==> flow/design.v (excerpt) <==
module LSTM(clk, Of, En, Ci, Cip, In, Ui, Uf, Uk, Uo, Wi, Wk, Wf, Wo, Vo, Bi, Bo, Bf, Bk, PrevH, Cout, Hout);
For scale: ~2400 cells after synthesis, ~150 I/O pins, roughly 17000 sq um of cells after synthesis.
Settings: LEC_CHECK=0, ABC_AREA=1, CAP_MARGIN=20, CELL_PAD_IN_SITES_DETAIL_PLACEMENT=0, CELL_PAD_IN_SITES_GLOBAL_PLACEMENT=0, CORE_MARGIN=2, CORE_UTILIZATION=66, CTS_CLUSTER_DIAMETER=231, CTS_CLUSTER_SIZE=70, GPL_ROUTABILITY_DRIVEN=1, HOLD_SLACK_MARGIN=-0.07, MIN_ROUTING_LAYER=met1, SLEW_MARGIN=20; clock period 37.1 ns.
run.sh (not shown) runs the stock make flow with config.mk's settings and CLKGATE_MAP_FILE=.
The first run finished but fails on negative setup slack.
Change:
CELL_PAD_IN_SITES_DETAIL_PLACEMENT = default   (was 0)
CELL_PAD_IN_SITES_GLOBAL_PLACEMENT = default   (was 0)
CORE_UTILIZATION = 68   (was 66)
CTS_CLUSTER_DIAMETER = default   (was 231)
CTS_CLUSTER_SIZE = default   (was 70)
GPL_ROUTABILITY_DRIVEN = default   (was 1)
HOLD_SLACK_MARGIN = default   (was -0.07)
MIN_ROUTING_LAYER = default   (was met1)
clock period = 34.6 ns   (was 37.1 ns; I/O delays follow)
Outcome: The changed run completed, yet does not pass: negative setup slack. Synthesized cell count stays the same. Synthesized area does not change. Routed wire length rose by 0.52%. Clock skew rose by 0.0031 ns. Global-route usage rises by 1.0 points. Die area drops by 2.9%. Cell count is about the same. Worst hold slack stays flat. Cell area stays flat. Count of clock-buffer cells in the layout is unchanged.
Change:
ABC_AREA = default   (was 1)
CORE_UTILIZATION = 35   (was 68)
clock period = 63.1 ns   (was 34.6 ns; I/O delays follow)
=>
- Now the flow finished clean
- area after synthesis came out lower by a little under a tenth
- setup slack gains 13 ns
- routed wire length came out lower by a few percent
- worst hold slack loses 0.024 ns


Setup of run 1:
Starting RTL as in the previous note.
clock: 44.2 ns
lec_check: 0
cap_margin: 20
core_margin: 2
core_utilization: 40
setup_slack_margin: 2.05
slew_margin: 20
Run 1 was carried through to the last stage, and its layout satisfied the timing, design-rule and antenna checks.
#### Input delta (run 2 over run 1)
Settings: SETUP_SLACK_MARGIN: 2.05 -> 4.53; CORE_UTILIZATION: 40 -> 56; the clock period (ns, I/O delays scaled along): 44.2 -> 24.5.
==> comparison <==
- | run 2 | all stages done | FAIL | setup timing |
- Compared with run 1, run 2 shows layout filler cell count lower by 36%.
- Relative to run 1, the count of inserted tapcells of run 2 is lower by about 27%.
- The critical path depth of run 2 is lower than that of run 1.
- Note that the non-clock buffer count recorded for run 2 amounts to 1.6 times the value seen in run 1.
- Across both runs, final worst setup slack was lower for run 2 than for run 1.
- Run 2 improves on run 1 in global-route wire length before repair.
- Between run 1 and run 2, the difference in clock input transition at the sequential cells of the worst setup and hold paths is negligible.
Input-level comparison between run 3 and run 2:
Settings: an added CORE_ASPECT_RATIO of 0.69; an added CTS_CLUSTER_SIZE of 100; a change of SETUP_SLACK_MARGIN from 4.53 to -1.93; a change of CAP_MARGIN from 20 to 40; an added HOLD_SLACK_MARGIN of 0.3; an added ABC_AREA of 1; an added TNS_END_PERCENT of 5; a change of CORE_UTILIZATION from 56 to 72; an added PLACE_DENSITY of 0.85; an added CTS_CLUSTER_DIAMETER of 391.
Results
On clock-pin slew of the registers on the worst-case setup and hold paths, run 2 and run 3 are basically level.
Compared to run 2, run 3 has routability congestion estimate about 8% higher.
Of run 2 and run 3, run 2 shows the lower utilization, with run 3 above it.
Total track usage ends up lower on run 2.
Run 3: complete, dirty (setup timing)
Cmp run 2 and run 3 / number of buffers other than clock buffers in the final layout / higher: run 3
Final cell count (run 3 vs. run 2) increases by more than 10%
### run 3 -> run 4
Settings: SETUP_SLACK_MARGIN: -1.93 -> unset; PLACE_DENSITY: 0.85 -> unset; HOLD_SLACK_MARGIN: 0.3 -> unset; CAP_MARGIN: 40 -> 20; CTS_CLUSTER_DIAMETER: 391 -> 373; CTS_CLUSTER_SIZE: 100 -> 99; CORE_ASPECT_RATIO: 0.69 -> unset; the clock period (ns, I/O delays scaled along): 24.5 -> 16.7.
Results
Although run 4 finished all stages, its layout failed final checks on setup timing.
Run 4: worst path required time 6.24 ns below run 3
For wire length of the first global-routing pass, run 3 and run 4 come out practically identical.
Relative to run 3, the global-route usage of run 4 is higher by 0.76 points.
The met3 track utilization from global routing reported for run 4 is smaller than that of run 3 by 1.2 points.
Register share of the cell area across run 4 and run 3: no real change.


== job 7536 ==
Starting RTL as in the previous note.
clock: 32.5 ns
lec_check: 0
cap_margin: 20
cell_pad_in_sites_global_placement: 1
core_aspect_ratio: 0.62
core_margin: 2
core_utilization: 68
cts_cluster_size: 31
gpl_routability_driven: 0
hold_slack_margin: 0.21
setup_slack_margin: 5.0
slew_margin: 30
tns_end_percent: 80
As the logs show, job 7536 stopped at global placement (3_3_place_gp) after a tool error, so it never reached the end of the flow.
[inputs] job 6702 vs job 7536
Settings: CTS_CLUSTER_SIZE removed (was 31); CORE_UTILIZATION changed from 68 to 36; CELL_PAD_IN_SITES_GLOBAL_PLACEMENT removed (was 1); SETUP_SLACK_MARGIN removed (was 5.0); TNS_END_PERCENT removed (was 80); SLEW_MARGIN changed from 30 to 20; CORE_ASPECT_RATIO removed (was 0.62); GPL_ROUTABILITY_DRIVEN removed (was 0); HOLD_SLACK_MARGIN removed (was 0.21); the clock period (ns, I/O delays scaled along) changed from 32.5 to 47.0.
==> results <==
Job 6702: full flow OK, the timing, design-rule and antenna checks passed. Going from job 7536 to job 6702, net count entering floorplan ~0 delta, height of the die now larger, core region area increased 92%, synthesized flop and latch total comparable. Taking job 7536 as the reference, in job 6702 die span in x grew by 16 µm, total cell area reported by yosys after synthesis held steady, core utilization at floorplan shrank by 33 points, cell row count grew by 33, die size grew by about 90%. Job 7536 -> job 6702: sequential-to-total area share from yosys stat flat.
Input-level comparison between job 5423 and job 6702:
Settings: ABC_AREA newly set to 1; CTS_CLUSTER_DIAMETER newly set to 166; CTS_CLUSTER_SIZE newly set to 100; CORE_UTILIZATION changed from 36 to 68.
Findings:
Via density per instance sits higher in job 5423 than in job 6702.
Job 6702 has a higher post-layout worst setup margin than job 5423.
Going from job 6702 to job 5423, the cell area was found to have gone up by 830 µm².
Re core utilization: job 6702 was lower than job 5423.
The worst hold path depth in job 5423 sits 1 above the value recorded for job 6702.
Against job 6702 as the reference, job 5423 delivers a lower number of ordinary and repair buffers in the finished layout.
Delta(wire length the detailed router placed on met1, job 5423 - job 6702) < 0
The following lists how job 5085 was set up differently from job 5423:
Settings: ABC_AREA removed (was 1); TNS_END_PERCENT newly set to 5; CTS_CLUSTER_DIAMETER removed (was 166); CORE_UTILIZATION changed from 68 to 59; the clock period (ns, I/O delays scaled along) changed from 47.0 to 45.0.
## What came out
For job 5085, the source of the critical timing path was In[6], unlike job 5423, where it was In[4].
Job 5085 reached the end of the flow, and the finished layout is clean on the timing, design-rule and antenna checks.
Job 5085 vs. job 5423: logic depth of the worst setup path including buffers now smaller; clock tree cell share of total cell area closely matched the old numbers.
Against job 5423, area of the core region in job 5085 came out worse.
Job 5085 vs job 5423, vertical extent of the die went up by 4.6 µm.
Input-level comparison between job 1505 and job 5085:
Settings: CORE_UTILIZATION: 59 -> 40; CTS_CLUSTER_SIZE: 100 -> unset; TNS_END_PERCENT: 5 -> unset; the clock period (ns, I/O delays scaled along): 45.0 -> 44.2.
## What came out
Diff job 5085 -> job 1505: core occupancy in the finished layout decreased by 22 points relative to the old numbers, chip width increased by about 20% relative to the old numbers, minimum hold slack decreased by 0.032 ns relative to the old numbers.


Setup of v37:
LSTM again, from the RTL that the note above started with.
==> flow/config.mk <==
export PLATFORM = sky130hd
export DESIGN_NAME = LSTM
export DESIGN_NICKNAME = LSTM
export VERILOG_FILES = /design/flow/design.v
export SDC_FILE = /design/flow/constraint.sdc
export NUM_CORES = 4
export LEC_CHECK = 0
export CAP_MARGIN = 20
export CELL_PAD_IN_SITES_DETAIL_PLACEMENT = 2
export CELL_PAD_IN_SITES_GLOBAL_PLACEMENT = 0
export CORE_MARGIN = 2
export CORE_UTILIZATION = 66
export CTS_CLUSTER_DIAMETER = 325
export GPL_ROUTABILITY_DRIVEN = 0
export GPL_TIMING_DRIVEN = 1
export PLACE_DENSITY = 0.64
export SETUP_SLACK_MARGIN = 5.0
export SLEW_MARGIN = 20
export TNS_END_PERCENT = 10
==> flow/constraint.sdc <==
create_clock -name core_clock -period 24.4 [get_ports {clk}]
set_input_delay 4.8800 -clock core_clock [delete_from_list [all_inputs] [get_ports {clk}]]
set_output_delay 4.8800 -clock core_clock [all_outputs]
set_load 0.01 [all_outputs]
Status(v37) = ERROR, stage = 3_5_place_dp
--- input diff v37..v9 ---
# v37
export LEC_CHECK = 0
export CAP_MARGIN = 20
export CELL_PAD_IN_SITES_DETAIL_PLACEMENT = 2
export CELL_PAD_IN_SITES_GLOBAL_PLACEMENT = 0
export CORE_MARGIN = 2
export CORE_UTILIZATION = 66
export CTS_CLUSTER_DIAMETER = 325
export GPL_ROUTABILITY_DRIVEN = 0
export GPL_TIMING_DRIVEN = 1
export PLACE_DENSITY = 0.64
export SETUP_SLACK_MARGIN = 5.0
export SLEW_MARGIN = 20
export TNS_END_PERCENT = 10
create_clock -name core_clock -period 24.4 [get_ports {clk}]
# v9
export LEC_CHECK = 0
export CAP_MARGIN = 20
export CELL_PAD_IN_SITES_DETAIL_PLACEMENT = 2
export CELL_PAD_IN_SITES_GLOBAL_PLACEMENT = 2
export CORE_MARGIN = 2
export CORE_UTILIZATION = 66
export GPL_ROUTABILITY_DRIVEN = 0
export GPL_TIMING_DRIVEN = 1
export HOLD_SLACK_MARGIN = 0.26
export PLACE_DENSITY = 0.64
export SLEW_MARGIN = 20
create_clock -name core_clock -period 76.6 [get_ports {clk}]
Findings:
Reported for v37 and v9, cell count listed in synth_stat.txt turned out identical to the last digit.
v37 -> v9: core box area delta 0, exact match
Re number of enable-type register cells in the synthesized netlist: no difference whatsoever between v37 and v9.
Chip area from the yosys synthesis statistics came out exactly the same in v37 and v9.
Of v37 and v9, not a single run came through the flow clean.
For v37, the flow was terminated by a tool error in 3_5_place_dp and produced no final design.
v9 did not finish; a tool error ended it in 3_1_place_gp_skip_io.
Modified inputs, v24 compared to v9
# v9
export LEC_CHECK = 0
export CAP_MARGIN = 20
export CELL_PAD_IN_SITES_DETAIL_PLACEMENT = 2
export CELL_PAD_IN_SITES_GLOBAL_PLACEMENT = 2
export CORE_MARGIN = 2
export CORE_UTILIZATION = 66
export GPL_ROUTABILITY_DRIVEN = 0
export GPL_TIMING_DRIVEN = 1
export HOLD_SLACK_MARGIN = 0.26
export PLACE_DENSITY = 0.64
export SLEW_MARGIN = 20
create_clock -name core_clock -period 76.6 [get_ports {clk}]
# v24
export LEC_CHECK = 0
export CAP_MARGIN = 20
export CORE_MARGIN = 2
export CORE_UTILIZATION = 58
export SLEW_MARGIN = 20
export TNS_END_PERCENT = 5
create_clock -name core_clock -period 36.7 [get_ports {clk}]
==> results <==
Reported for v9 and v24, area figure in the yosys stat output turned out identical to the last digit.
Number of standard cells reported by yosys: v9 vs v24 — no meaningful difference
v24 -> v9: number of instances in the synthesized netlist flat
Die size is lower on v9
Although it ran to completion, v24 produced a layout that fails the final checks because of setup timing.
Against v9, v24 reports a starting density of the core that is lower.
--- input diff v24..v36 ---
# v24
export LEC_CHECK = 0
export CAP_MARGIN = 20
export CORE_MARGIN = 2
export CORE_UTILIZATION = 58
export SLEW_MARGIN = 20
export TNS_END_PERCENT = 5
create_clock -name core_clock -period 36.7 [get_ports {clk}]
# v36
export LEC_CHECK = 0
export CAP_MARGIN = 20
export CORE_MARGIN = 2
export CORE_UTILIZATION = 72
export PLACE_DENSITY = 0.81
export SLEW_MARGIN = 20
create_clock -name core_clock -period 40.6 [get_ports {clk}]
Results
v36 completed end to end; final checks failed (setup timing).
v36 against v24: number of detailed-route iterations in the first pass went down, non-clock buffer count decreased 44, setup clock skew after layout held steady.
Compared with v24, v36 instantiates a smaller number of cells.
Compared to v24, the router laid down more metal wire for v36.
Synthesis-to-layout area growth: v24 and v36 compared, lower one is v36
Diff v24 -> v36 | cell area after layout | down by a few percent
Compare v24 and v36 | final worst slack higher: v36
Input changes introduced in v54 (baseline for comparison: v36):
# v36
export LEC_CHECK = 0
export CAP_MARGIN = 20
export CORE_MARGIN = 2
export CORE_UTILIZATION = 72
export PLACE_DENSITY = 0.81
export SLEW_MARGIN = 20
create_clock -name core_clock -period 40.6 [get_ports {clk}]
# v54
export LEC_CHECK = 0
export CAP_MARGIN = 20
export CORE_MARGIN = 2
export CORE_UTILIZATION = 60
export SLEW_MARGIN = 20
create_clock -name core_clock -period 20.1 [get_ports {clk}]
Notes after the runs:
Final checks on v36, whose flow otherwise completed, came back failing, citing setup timing.
v54 finished all stages; layout check result: FAIL, due to setup timing.
Against v36 as the reference, v54 delivers a lower met3 layer wire length in the routed design.
| via count of the first global-routing pass | higher: v54 |
Placeable core region, v54 vs v36: up by more than 10%
The initial antenna violation count reported for v54 is smaller than that of v36 by 1.
When v54 is set beside v36, its worst setup timing slack at the placement stage turns out to be 11.74 ns smaller.
Comparing v36 against v54, there is no change at all in path depth of the worst reg2reg path.
## Diff of input files: v3 against v54
# v54
export LEC_CHECK = 0
export CAP_MARGIN = 20
export CORE_MARGIN = 2
export CORE_UTILIZATION = 60
export SLEW_MARGIN = 20
create_clock -name core_clock -period 20.1 [get_ports {clk}]
# v3
export LEC_CHECK = 0
export CAP_MARGIN = 20
export CORE_MARGIN = 2
export CORE_UTILIZATION = 68
export CTS_CLUSTER_SIZE = 97
export PLACE_DENSITY = 0.37
export SLEW_MARGIN = 20
create_clock -name core_clock -period 41.1 [get_ports {clk}]
Results
- Layout checks on v3: not met. Flow itself completed; violations: setup timing.
- On number of I/O pins, v3 tracks v54 almost exactly.
- v3 ends up with higher global-route usage than v54 does.
- Post-detailed-placement cell area: lower on v3
- Compared with v54, in v3 relative slew slack +1.6 points; area figure in the yosys stat output saw little to no change; final weighted congestion in routability-driven placement now smaller; non-clock buffer count decreased by 74 relative to the old numbers; vertical extent of the die went down.
